==> indigo <==
==> flow/design.v (excerpt) <==
module tt_um_control_top #(
  parameter ADDRW = 24,
  parameter OPCODEW = 2,
  parameter REQ_QDEPTH = 4,
  parameter COMP_QDEPTH = 4
  ) (
    input  wire       ena,       
    input  wire       clk,       
    input  wire       rst_n,     
    input  wire [7:0] ui_in, 
    output wire [7:0] uo_out, 
    input  wire [7:0] uio_in,     
    output wire [7:0] uio_out, 
    output wire [7:0] uio_oe      
);
==> flow/config.mk <==
export PLATFORM = sky130hd
export DESIGN_NAME = tt_um_control_top
export DESIGN_NICKNAME = tt_um_control_top
export VERILOG_FILES = /design/flow/design.v
export SDC_FILE = /design/flow/constraint.sdc
export NUM_CORES = 4
export LEC_CHECK = 0
export ABC_AREA = 1
export CAP_MARGIN = 20
export CELL_PAD_IN_SITES_DETAIL_PLACEMENT = 1
export CELL_PAD_IN_SITES_GLOBAL_PLACEMENT = 0
export CORE_MARGIN = 9
export CORE_UTILIZATION = 47
export GPL_ROUTABILITY_DRIVEN = 0
export MIN_ROUTING_LAYER = met2
export PLACE_DENSITY_LB_ADDON = 0.28
export SETUP_SLACK_MARGIN = 0.88
export SLEW_MARGIN = 35
==> flow/constraint.sdc <==
create_clock -name core_clock -period 7.96 [get_ports {clk}]
set_input_delay 1.5920 -clock core_clock [delete_from_list [all_inputs] [get_ports {clk}]]
set_output_delay 1.5920 -clock core_clock [all_outputs]
set_load 0.01 [all_outputs]
run.sh (not shown) runs the stock make flow with config.mk's settings and CLKGATE_MAP_FILE=.
==> fjord (differences from indigo) <==
==> flow/config.mk (replaced) <==
export PLATFORM = sky130hd
export DESIGN_NAME = tt_um_control_top
export DESIGN_NICKNAME = tt_um_control_top
export VERILOG_FILES = /design/flow/design.v
export SDC_FILE = /design/flow/constraint.sdc
export NUM_CORES = 4
export LEC_CHECK = 0
export ABC_AREA = 1
export CAP_MARGIN = 20
export CORE_MARGIN = 2
export CORE_UTILIZATION = 72
export CTS_CLUSTER_DIAMETER = 54
export CTS_CLUSTER_SIZE = 49
export PLACE_DENSITY_LB_ADDON = 0.04
export SETUP_SLACK_MARGIN = 0.9
export SLEW_MARGIN = 20
==> flow/constraint.sdc (replaced) <==
create_clock -name core_clock -period 3.33 [get_ports {clk}]
set_input_delay 0.6660 -clock core_clock [delete_from_list [all_inputs] [get_ports {clk}]]
set_output_delay 0.6660 -clock core_clock [all_outputs]
set_load 0.01 [all_outputs]
==> results <==
quantity	indigo	fjord
Clock Buffer Count	132	59
Wire length of the first global-routing pass	199000 um	153000 um
Worst rel slew slack	22.3%	33.7%
Internal portion of total power	0.00869 W	0.0188 W
Number of cells on the worst reg-to-reg path	9	6
Final wirelength	131000 um	96000 um
Worst reg2reg endpoint	req_queue_inst.aesQueue[2][33]	req_queue_inst.shaQueue[0][41]
Count of routing violations after the opening detailed-route iteration	11476	3149
Post_cts resized	0	105
Count of fill cells added during filler insertion	9053	3460
Clock-cell share of area	7.19%	4.86%
Ratio of final minimum period to clock period	82.8%	88.4%
Met3 Routed Length	47700 um	7470 um
Total power draw	0.0140 W	0.0296 W
Starting density of the core	47.5%	72.9%
OpenROAD warnings	63	68
Share of cell area taken by flip-flops and latches	52.7%	53.5%
Die height	300 um	232 um
CP max stage delay	1030 ps	410 ps
Layout multi-input combinational cell count	2722	2723
Worst-path cell with the longest stage delay	clkinv_1	dfrtp_1
Required time of the worst setup path	6370 ps	2660 ps
Result of the run	finished clean	finished clean
Number of levels the H-tree was split into	3	2

* * *

==> inputs of job 3679 <==
Starting RTL as in the previous note.
clock: 4.31 ns
lec_check: 0
cap_margin: 20
core_margin: 2
core_utilization: 70
place_density_lb_addon: 0.03
setup_slack_margin: 1.09
slew_margin: 20
==> job 1689: changes against job 3679 <==
--- a/flow/config.mk
+++ b/flow/config.mk
@@ -6,8 +6,11 @@
 export NUM_CORES = 4
 export LEC_CHECK = 0
+export ABC_AREA = 1
 export CAP_MARGIN = 20
 export CORE_MARGIN = 2
-export CORE_UTILIZATION = 70
-export PLACE_DENSITY_LB_ADDON = 0.03
-export SETUP_SLACK_MARGIN = 1.09
+export CORE_UTILIZATION = 72
+export CTS_CLUSTER_SIZE = 23
+export HOLD_SLACK_MARGIN = 0.3
+export PLACE_DENSITY_LB_ADDON = 0.2
+export SETUP_SLACK_MARGIN = 0.89
 export SLEW_MARGIN = 20
==> flow/constraint.sdc (replaced) <==
create_clock -name core_clock -period 3.26 [get_ports {clk}]
set_input_delay 0.6520 -clock core_clock [delete_from_list [all_inputs] [get_ports {clk}]]
set_output_delay 0.6520 -clock core_clock [all_outputs]
set_load 0.01 [all_outputs]
==> job 8477: changes against job 3679 <==
--- a/flow/config.mk
+++ b/flow/config.mk
@@ -8,6 +8,4 @@
 export CAP_MARGIN = 20
 export CORE_MARGIN = 2
-export CORE_UTILIZATION = 70
-export PLACE_DENSITY_LB_ADDON = 0.03
-export SETUP_SLACK_MARGIN = 1.09
+export CORE_UTILIZATION = 37
 export SLEW_MARGIN = 20
==> flow/constraint.sdc (replaced) <==
create_clock -name core_clock -period 5.86 [get_ports {clk}]
set_input_delay 1.1720 -clock core_clock [delete_from_list [all_inputs] [get_ports {clk}]]
set_output_delay 1.1720 -clock core_clock [all_outputs]
set_load 0.01 [all_outputs]
==> results <==
Of job 1689 and job 8477, job 1689 has the higher cell area (gap 3.4%, measured against job 8477). Die size, highest first: job 8477, job 1689, job 3679. Utilization, lowest first: job 8477, job 3679, job 1689. Sequential share of layout area, highest first: job 3679, job 8477, job 1689. Against job 8477, the via count of job 1689 is larger by about 35%. Between job 3679 and job 8477, the lower combinational power is in job 8477 (gap 49%, measured against job 8477). Non-clock buffer count: job 1689 > job 3679 > job 8477. Between job 1689 and job 8477, the lower wire length is in job 8477 (gap about 16%, measured against job 8477). In flip-flop count, job 1689 and job 8477 do not differ. Between job 1689 and job 3679, the lower synthesized area is in job 3679 (gap about 4.6%, measured against job 3679).
==> figures <==
metric	job 8477	job 1689	job 3679
GR Layer Usage met2	29.3%	60.4%	55.9%
Via/cell ratio	5.58	6.18	6.67
Share of the synthesized netlist area taken by xor and xnor gates	0.366%	0.234%	0.366%
Floorplan row count	114	83	82
Count of distinct cell types in the synthesized netlist	63	37	63
Status	timing/DRC/antenna clean	timing/DRC/antenna clean	timing/DRC/antenna clean
Share of final layout cell area taken by non-clock buffers	1.60%	3.52%	2.82%
Leakage component of the power	18.6 nW	20.0 nW	18.7 nW
Syn avg cell area	12.9 µm²	8.67 µm²	12.9 µm²
Register fraction of the total cell area	54.5%	52.7%	55.2%
First-pass GRT wire length	140 mm	161 mm	139 mm
Clock transition at path regs	0.06 ns	0.07 ns	0.06 ns
Hold Crit Class	reg2reg	in2async	in2async
Initial antenna violation count	0	1	1
Total placed instance area	37100 µm²	38200 µm²	36500 µm²
PwrDens	393 nW/µm²	784 nW/µm²	533 nW/µm²
Post-CTS Setup Inserts	0	12	22
Tightest Pin Transition	1.10 ns	1.03 ns	1.12 ns
Maximum resistive drop on vdd	0.264 mV	0.560 mV	0.374 mV
CP endpoint	uio_out[1]	uo_out[4]	uo_out[5]
Crit share post-route	86.9%	89.7%	82.0%
Tightest slew margin relative to the limit	26.4%	31.1%	25.2%
Power and IR drop assume default switching activity.
